Design DT, start of the top module:
module DT(
        input                   clk,
        input                   reset,
        output                  done,
        output                  sti_rd,
        output  [9:0]           sti_addr,
        input   [15:0]          sti_di,
        output                  res_wr,
        output                  res_rd,
        output  reg [13:0]      res_addr,
        output  reg [7:0]       res_do,
        input   [7:0]           res_di
        );
clock: 7.01 ns
lec_check: 0
cap_margin: 15
core_margin: 2
core_utilization: 71
cts_cluster_size: 35
setup_slack_margin: 2.04
slew_margin: 20
run.sh (not shown) runs the stock make flow with config.mk's settings and CLKGATE_MAP_FILE=.
The starting point reached the layout checks and failed them: negative setup slack.
Next try:
Settings changed: ABC_AREA from default to 1, CAP_MARGIN 15 to 20, CORE_UTILIZATION 71 to 67, CTS_CLUSTER_SIZE 35 to 24, SETUP_SLACK_MARGIN 2.04 to default.
Clock period 7.01 ns to 7.13 ns, I/O delays scaled along.
=>
- This time the run produced a clean layout
- first-iteration DRC count falls by 1.7%
- area after synthesis is higher by 6.1%
- count of clock-buffer cells in the layout came out higher by 2
Next try:
Settings changed: ABC_AREA 1 to default, CORE_UTILIZATION 67 to 66, CTS_CLUSTER_SIZE 24 to default, SETUP_SLACK_MARGIN from default to 1.6.
Clock period 7.13 ns to 6.23 ns, I/O delays scaled along.
Effect: Now the flow completed, yet does not pass: negative setup slack; sequential cell count stays the same; wire length rose by a few percent; synthesized cell count fell by a quarter to a third; via count fell by roughly a tenth; hold slack improves by 0.0052 ns.
Next try:
Settings changed: CORE_UTILIZATION 66 to 72, CTS_CLUSTER_DIAMETER from default to 396, SETUP_SLACK_MARGIN 1.6 to 0.55.
Clock period 6.23 ns to 4.06 ns, I/O delays scaled along.
Effect: The changed run failed in clock tree synthesis (4_1_cts). Synthesized cell count does not change. Die size shrinks by 8.1%. Synthesized area does not change.

========
Starting RTL as in the previous note.
make LEC_CHECK=0 ABC_AREA=1 CAP_MARGIN=15 CELL_PAD_IN_SITES_GLOBAL_PLACEMENT=3 CORE_ASPECT_RATIO=1.15 CORE_MARGIN=3 CORE_UTILIZATION=40 CTS_CLUSTER_SIZE=65 GPL_ROUTABILITY_DRIVEN=0 MAX_ROUTING_LAYER=met4 MIN_ROUTING_LAYER=met2 PLACE_DENSITY=0.8 SETUP_SLACK_MARGIN=-0.78 SLEW_MARGIN=20 TNS_END_PERCENT=50 finish   # period 9.0 ns
The first run produced a layout that fails on design-rule violations.
Next try:
CAP_MARGIN = 25   (was 15)
MAX_ROUTING_LAYER = unset   (was met4)
PLACE_DENSITY = unset   (was 0.8)
PLACE_DENSITY_LB_ADDON = 0.26   (was unset)
=>
- Now the flow ended with an error in 3_3_place_gp
- area after synthesis is unchanged
- die area does not change
- synthesized cell count is unchanged
Next try:
ABC_AREA = unset   (was 1)
CAP_MARGIN = 20   (was 25)
CELL_PAD_IN_SITES_GLOBAL_PLACEMENT = unset   (was 3)
CORE_ASPECT_RATIO = 0.7   (was 1.15)
CORE_MARGIN = 2   (was 3)
CTS_CLUSTER_SIZE = unset   (was 65)
MIN_ROUTING_LAYER = unset   (was met2)
PLACE_DENSITY_LB_ADDON = 0.13   (was 0.26)
TNS_END_PERCENT = unset   (was 50)
=> This time the run went through all stages and came out clean; die size drops by about 8%; synthesized cell count drops by about 24%; area after synthesis drops by about 6%.
Next try:
ABC_AREA = 1   (was unset)
CORE_ASPECT_RATIO = 0.5   (was 0.7)
CORE_UTILIZATION = 68   (was 40)
CTS_CLUSTER_DIAMETER = 300   (was unset)
CTS_CLUSTER_SIZE = 100   (was unset)
GPL_ROUTABILITY_DRIVEN = 1   (was 0)
PLACE_DENSITY_LB_ADDON = 0.3   (was 0.13)
SETUP_SLACK_MARGIN = unset   (was -0.78)
TNS_END_PERCENT = 20   (was unset)
- cell count climbs by 16%
- design area grows by 4.4%
- synthesized cell count rises by 31%
- power decreases by 1.3%
Next try:
CORE_ASPECT_RATIO = 1.87   (was 0.5)
CORE_UTILIZATION = 40   (was 68)
CTS_CLUSTER_DIAMETER = 374   (was 300)
CTS_CLUSTER_SIZE = 15   (was 100)
GPL_ROUTABILITY_DRIVEN = unset   (was 1)
PLACE_DENSITY_LB_ADDON = unset   (was 0.3)
SETUP_SLACK_MARGIN = -0.8   (was unset)
TNS_END_PERCENT = unset   (was 20)
Effect:
- The changed run passed the timing, design-rule and antenna checks
- clock power goes up by 4.9%
- wire length goes up by 2.3%
- first-iteration DRC count goes down by about 47%
- die size goes up by about 70%
- via count goes down by 4.9%
- synthesized cell count stays the same
- combinational power is about the same
- global-route usage goes down by 14 points
- count of clock-buffer cells in the layout does not change
- sequential share of layout area goes down by 0.39 points
Next try:
CAP_MARGIN = 40   (was 20)
CORE_ASPECT_RATIO = 0.5   (was 1.87)
CORE_UTILIZATION = 57   (was 40)
CTS_CLUSTER_SIZE = 98   (was 15)
TNS_END_PERCENT = 20   (was unset)
Routed wire length falls by a few percent.
Die size is lower by a quarter to a third.
Total power shrinks by a few percent.
Count of clock-buffer cells in the layout climbs by 3.
Worst setup slack got worse by 0.096 ns.
Cell area fell slightly.
Via count is higher by a few percent.
Register-to-register slack gets worse by 0.04 ns.
Utilization rose by 19 points.
Cell count shrinks by a few percent.
Synthesized area does not change.

========
Starting RTL as in the previous note.
make LEC_CHECK=0 CAP_MARGIN=25 CELL_PAD_IN_SITES_GLOBAL_PLACEMENT=1 CORE_ASPECT_RATIO=1.15 CORE_MARGIN=3 CORE_UTILIZATION=40 CTS_CLUSTER_SIZE=65 GPL_ROUTABILITY_DRIVEN=0 PLACE_DENSITY_LB_ADDON=0.0 SETUP_SLACK_MARGIN=-0.78 SLEW_MARGIN=20 finish   # period 9.0 ns
The baseline passed the timing, design-rule and antenna checks.
Rerun with:
Settings changed: CAP_MARGIN 25 to 20, CORE_UTILIZATION 40 to 23, PLACE_DENSITY_LB_ADDON 0.0 to 0.13.
What happened:
- power goes up by a few percent
- design area goes up by a few percent
- global-route usage goes down by 6.4 points
- setup slack loses 70 ps
- clock power goes up by a few percent
- cell count goes up by about a fifth
- sequential power barely changes
- non-clock buffer count goes up by 3
- via count goes up slightly
- clock skew hardly moves
Rerun with:
Settings changed: CELL_PAD_IN_SITES_GLOBAL_PLACEMENT 1 to default, CORE_ASPECT_RATIO 1.15 to default, CORE_MARGIN 3 to 2, CORE_UTILIZATION 23 to 40, CTS_CLUSTER_SIZE 65 to default, GPL_ROUTABILITY_DRIVEN 0 to default, PLACE_DENSITY_LB_ADDON 0.13 to default, SETUP_SLACK_MARGIN -0.78 to default.
After rerunning: Routed wire length came out lower by 16%. Clock skew is about the same. Final area is lower by 2.7%. Via count goes up by about 0.5%. Count of clock-buffer cells in the layout went down by 5.
Rerun with:
Settings changed: ABC_AREA from default to 1, CORE_ASPECT_RATIO from default to 1.87, CORE_UTILIZATION 40 to 39, CTS_CLUSTER_DIAMETER from default to 374, CTS_CLUSTER_SIZE from default to 98, SETUP_SLACK_MARGIN from default to -0.8, TNS_END_PERCENT from default to 20.
The new run went through all stages and came out clean.
First-iteration DRC count came out higher by 6.8%.
Setup slack improved by 430 ps.
Register-to-register slack improved by 320 ps.
Flip-flop count does not change.
Synthesized cell count came out higher by 31%.
Total power came out lower by about 4%.
Clock-buffer cell count stays the same.
Via count came out higher by about 22%.
Clock skew barely changes.
Rerun with:
Settings changed: CORE_ASPECT_RATIO 1.87 to 0.5, CORE_UTILIZATION 39 to 56, CTS_CLUSTER_DIAMETER 374 to 288, GPL_ROUTABILITY_DRIVEN from default to 1, PLACE_DENSITY from default to 0.35, SETUP_SLACK_MARGIN -0.8 to default.
Routed wire length drops by 5.5%.
Register-to-register slack hardly moves.
Final cell count drops by 6.0%.
Die size drops by 30%.
Rerun with:
Settings changed: CORE_ASPECT_RATIO 0.5 to 1.87, CORE_UTILIZATION 56 to 39, CTS_CLUSTER_DIAMETER 288 to 337, GPL_ROUTABILITY_DRIVEN 1 to default, PLACE_DENSITY 0.35 to 0.36, SETUP_SLACK_MARGIN from default to -0.8.
After rerunning:
- worst setup slack is worse by 25 ps
- via count is lower by 2.5%
- cell count is higher by 6.4%
- clock power is lower by about 1%
- final area is higher by 1.1%

========
Starting RTL as in the previous note.
clock: 5.28 ns
lec_check: 0
abc_area: 1
cap_margin: 35
cell_pad_in_sites_global_placement: 0
core_margin: 3
core_utilization: 59
gpl_timing_driven: 1
hold_slack_margin: -0.09
max_routing_layer: met5
place_density: 0.67
setup_slack_margin: -0.52
slew_margin: 10
tns_end_percent: 20
The first run ran to the end with violations: setup timing.
==> next run, changes <==
Settings changed: CAP_MARGIN 35 to 20, CELL_PAD_IN_SITES_GLOBAL_PLACEMENT 0 to unset, CORE_MARGIN 3 to 2, CORE_UTILIZATION 59 to 70, GPL_TIMING_DRIVEN 1 to unset, HOLD_SLACK_MARGIN -0.09 to unset, MAX_ROUTING_LAYER met5 to unset, PLACE_DENSITY 0.67 to unset, SETUP_SLACK_MARGIN -0.52 to -0.3, SLEW_MARGIN 10 to 20, TNS_END_PERCENT 20 to unset.
Clock period 5.28 ns to 6.23 ns, I/O delays scaled along.
What happened:
- The new run finished but failed the layout checks on setup timing
- synthesized area is unchanged
- wire length went up by 19%
- first-iteration DRC count grows by about 70%
- synthesized cell count does not change
- global-route usage goes up by 7.9 points
- clock-buffer cell count fell by 4
- non-clock buffer count grows by 8

========
Setup of build 16:
Starting RTL as in the previous note.
export LEC_CHECK = 0
export ABC_AREA = 1
export CAP_MARGIN = 15
export CELL_PAD_IN_SITES_GLOBAL_PLACEMENT = 0
export CORE_ASPECT_RATIO = 1.32
export CORE_MARGIN = 3
export CORE_UTILIZATION = 23
export CTS_CLUSTER_DIAMETER = 397
export CTS_CLUSTER_SIZE = 48
export GPL_TIMING_DRIVEN = 0
export HOLD_SLACK_MARGIN = 0.27
export MAX_ROUTING_LAYER = met5
export MIN_ROUTING_LAYER = met2
export SETUP_SLACK_MARGIN = -0.52
export SLEW_MARGIN = 15
export TNS_END_PERCENT = 80
create_clock -name core_clock -period 5.28 [get_ports {clk}]
Although build 16 finished all stages, its layout failed final checks on setup timing.
What build 84 does differently from build 16 at the input level:
- a deleted HOLD_SLACK_MARGIN that had been 0.27
- a deleted CTS_CLUSTER_DIAMETER that had been 397
- a deleted CORE_ASPECT_RATIO that had been 1.32
- a deleted MAX_ROUTING_LAYER that had been met5
- a change of CAP_MARGIN from 15 to 20
- a deleted CTS_CLUSTER_SIZE that had been 48
- a change of CORE_MARGIN from 3 to 2
- a change of CORE_UTILIZATION from 23 to 40
- a deleted ABC_AREA that had been 1
- a deleted MIN_ROUTING_LAYER that had been met2
- a deleted SETUP_SLACK_MARGIN that had been -0.52
- a deleted CELL_PAD_IN_SITES_GLOBAL_PLACEMENT that had been 0
- a change of SLEW_MARGIN from 15 to 20
- a deleted GPL_TIMING_DRIVEN that had been 0
- a deleted TNS_END_PERCENT that had been 80
- a change of the clock period (ns, I/O delays scaled along) from 5.28 to 6.32
==> results <==
- Build 84 finished every stage; the final checks, however, were not passed, the failures being setup timing.
- Build 84 reports its critical path capture point as res_do[0] while build 16 reports res_do[3].
- Delta (build 84 minus build 16): clock network fraction of total power saw a decrease; fraction of standard cell area that is sequential saw an increase; power saw a decrease; share of the core filled with cells saw an increase.
- [compare] base=build 16 new=build 84: total number of vias fell about 40%; post-synthesis instance area dropped 5.7%; setup slack climbed 0.71 ns; number of port buffers shows an increase of 1.
- Of build 84 and build 16, the run reporting the higher switching part of the total power was build 84.
- Going from build 16 to build 84, critical path depth shrank by more than 10%.
Inputs modified between build 84 and build 59:
- putting ABC_AREA at 1 where nothing was set
- putting SETUP_SLACK_MARGIN at -0.26 where nothing was set
- swapping 40 for 68 in CORE_UTILIZATION
- swapping 6.32 for 6.06 in the clock period (ns, I/O delays scaled along)
- The top metal layer carrying routed signals comes out met5 in one run and met4 in the other, namely in build 59 and build 84 respectively.
- Build 59 vs. build 84: compound-gate portion of the synthesized area went down by 3.0 points.
- Comparing build 59 and build 84, the higher pin count of the biggest net entering global routing was measured on build 84.
- Going from build 84 to build 59, setup clock skew after layout held; initial antenna violation count went up 2.
- The flow for build 59 finished, though final verification flagged setup timing.
- Every stage of build 84 finished as expected; the final checks, on the other hand, flagged setup timing, which means the layout fails.
- In build 59 the synthesized cell area turned out 650 um2 higher than in build 84.
- The clock power of build 59 was superior to that of build 84.
- Build 84 → build 59: critical path depth increased 7, combinational power share dropped 2.1 points.

========
Starting RTL as in the previous note.
export LEC_CHECK = 0
export ABC_AREA = 1
export CAP_MARGIN = 5
export CORE_ASPECT_RATIO = 0.5
export CORE_MARGIN = 2
export CORE_UTILIZATION = 59
export CTS_CLUSTER_DIAMETER = 288
export CTS_CLUSTER_SIZE = 100
export GPL_ROUTABILITY_DRIVEN = 1
export PLACE_DENSITY = 0.42
export SETUP_SLACK_MARGIN = 2.63
export SLEW_MARGIN = 20
export TNS_END_PERCENT = 20
create_clock -name core_clock -period 9.0 [get_ports {clk}]
Next try:
==> flow/config.mk (replaced) <==
export PLATFORM = sky130hd
export DESIGN_NAME = DT
export DESIGN_NICKNAME = DT
export VERILOG_FILES = /design/flow/design.v
export SDC_FILE = /design/flow/constraint.sdc
export NUM_CORES = 4
export LEC_CHECK = 0
export ABC_AREA = 1
export CAP_MARGIN = 40
export CORE_ASPECT_RATIO = 0.5
export CORE_MARGIN = 10
export CORE_UTILIZATION = 57
export CTS_CLUSTER_DIAMETER = 266
export CTS_CLUSTER_SIZE = 98
export SETUP_SLACK_MARGIN = -0.8
export SLEW_MARGIN = 20
export TNS_END_PERCENT = 20
Outcome: Via count falls by a few percent; cell count goes down slightly; synthesized cell count stays the same; combinational power decreases by a few percent; flip-flop count stays the same; sequential power stays flat; die area is higher by a quarter to a third; worst setup slack gets worse by 880 ps; total power is lower slightly; core utilization drops by 8.1 points.
Next try:
==> flow/config.mk (replaced) <==
export PLATFORM = sky130hd
export DESIGN_NAME = DT
export DESIGN_NICKNAME = DT
export VERILOG_FILES = /design/flow/design.v
export SDC_FILE = /design/flow/constraint.sdc
export NUM_CORES = 4
export LEC_CHECK = 0
export ABC_AREA = 1
export CAP_MARGIN = 20
export CORE_ASPECT_RATIO = 0.5
export CORE_MARGIN = 2
export CORE_UTILIZATION = 56
export CTS_CLUSTER_DIAMETER = 288
export CTS_CLUSTER_SIZE = 100
export GPL_ROUTABILITY_DRIVEN = 1
export PLACE_DENSITY_LB_ADDON = 0.3
export SLEW_MARGIN = 20
export TNS_END_PERCENT = 20
What happened:
- die size falls by about 18%
- final area is lower by about 0.65%
- count of clock-buffer cells in the layout drops by 1
- synthesized area is unchanged
- clock skew goes up by 4.5 ps
- hold slack is better by 3.8 ps
- sequential power is about the same
- via count rises by 1.4%
Next try:
==> flow/config.mk (replaced) <==
export PLATFORM = sky130hd
export DESIGN_NAME = DT
export DESIGN_NICKNAME = DT
export VERILOG_FILES = /design/flow/design.v
export SDC_FILE = /design/flow/constraint.sdc
export NUM_CORES = 4
export LEC_CHECK = 0
export ABC_AREA = 1
export CAP_MARGIN = 0
export CORE_MARGIN = 7
export CORE_UTILIZATION = 40
export GPL_ROUTABILITY_DRIVEN = 0
export HOLD_SLACK_MARGIN = 0.02
export MAX_ROUTING_LAYER = met4
export SLEW_MARGIN = 20
Effect: Maximum frequency shrinks slightly. Power shrinks slightly. Setup slack loses 71 ps. Cell count came out higher by a few percent.

========
Starting RTL as in the previous note.
Settings: LEC_CHECK=0, CAP_MARGIN=20, CORE_MARGIN=2, CORE_UTILIZATION=72, CTS_CLUSTER_DIAMETER=396, CTS_CLUSTER_SIZE=18, SETUP_SLACK_MARGIN=1.15, SLEW_MARGIN=20; clock period 3.85 ns.
The baseline never finished: it broke off in clock tree synthesis (4_1_cts).
Then changed:
Settings changed: CORE_UTILIZATION 72 to 63, CTS_CLUSTER_DIAMETER 396 to not set, CTS_CLUSTER_SIZE 18 to not set, SETUP_SLACK_MARGIN 1.15 to not set, TNS_END_PERCENT set to 5.
Clock period 3.85 ns to 7.26 ns, I/O delays scaled along.
Outcome: With this change the flow produced a layout that fails on negative setup slack; die area rose by 14%; synthesized area does not change; synthesized cell count is unchanged.
Power figures rest on the tool's default switching activity, not on a simulated workload.
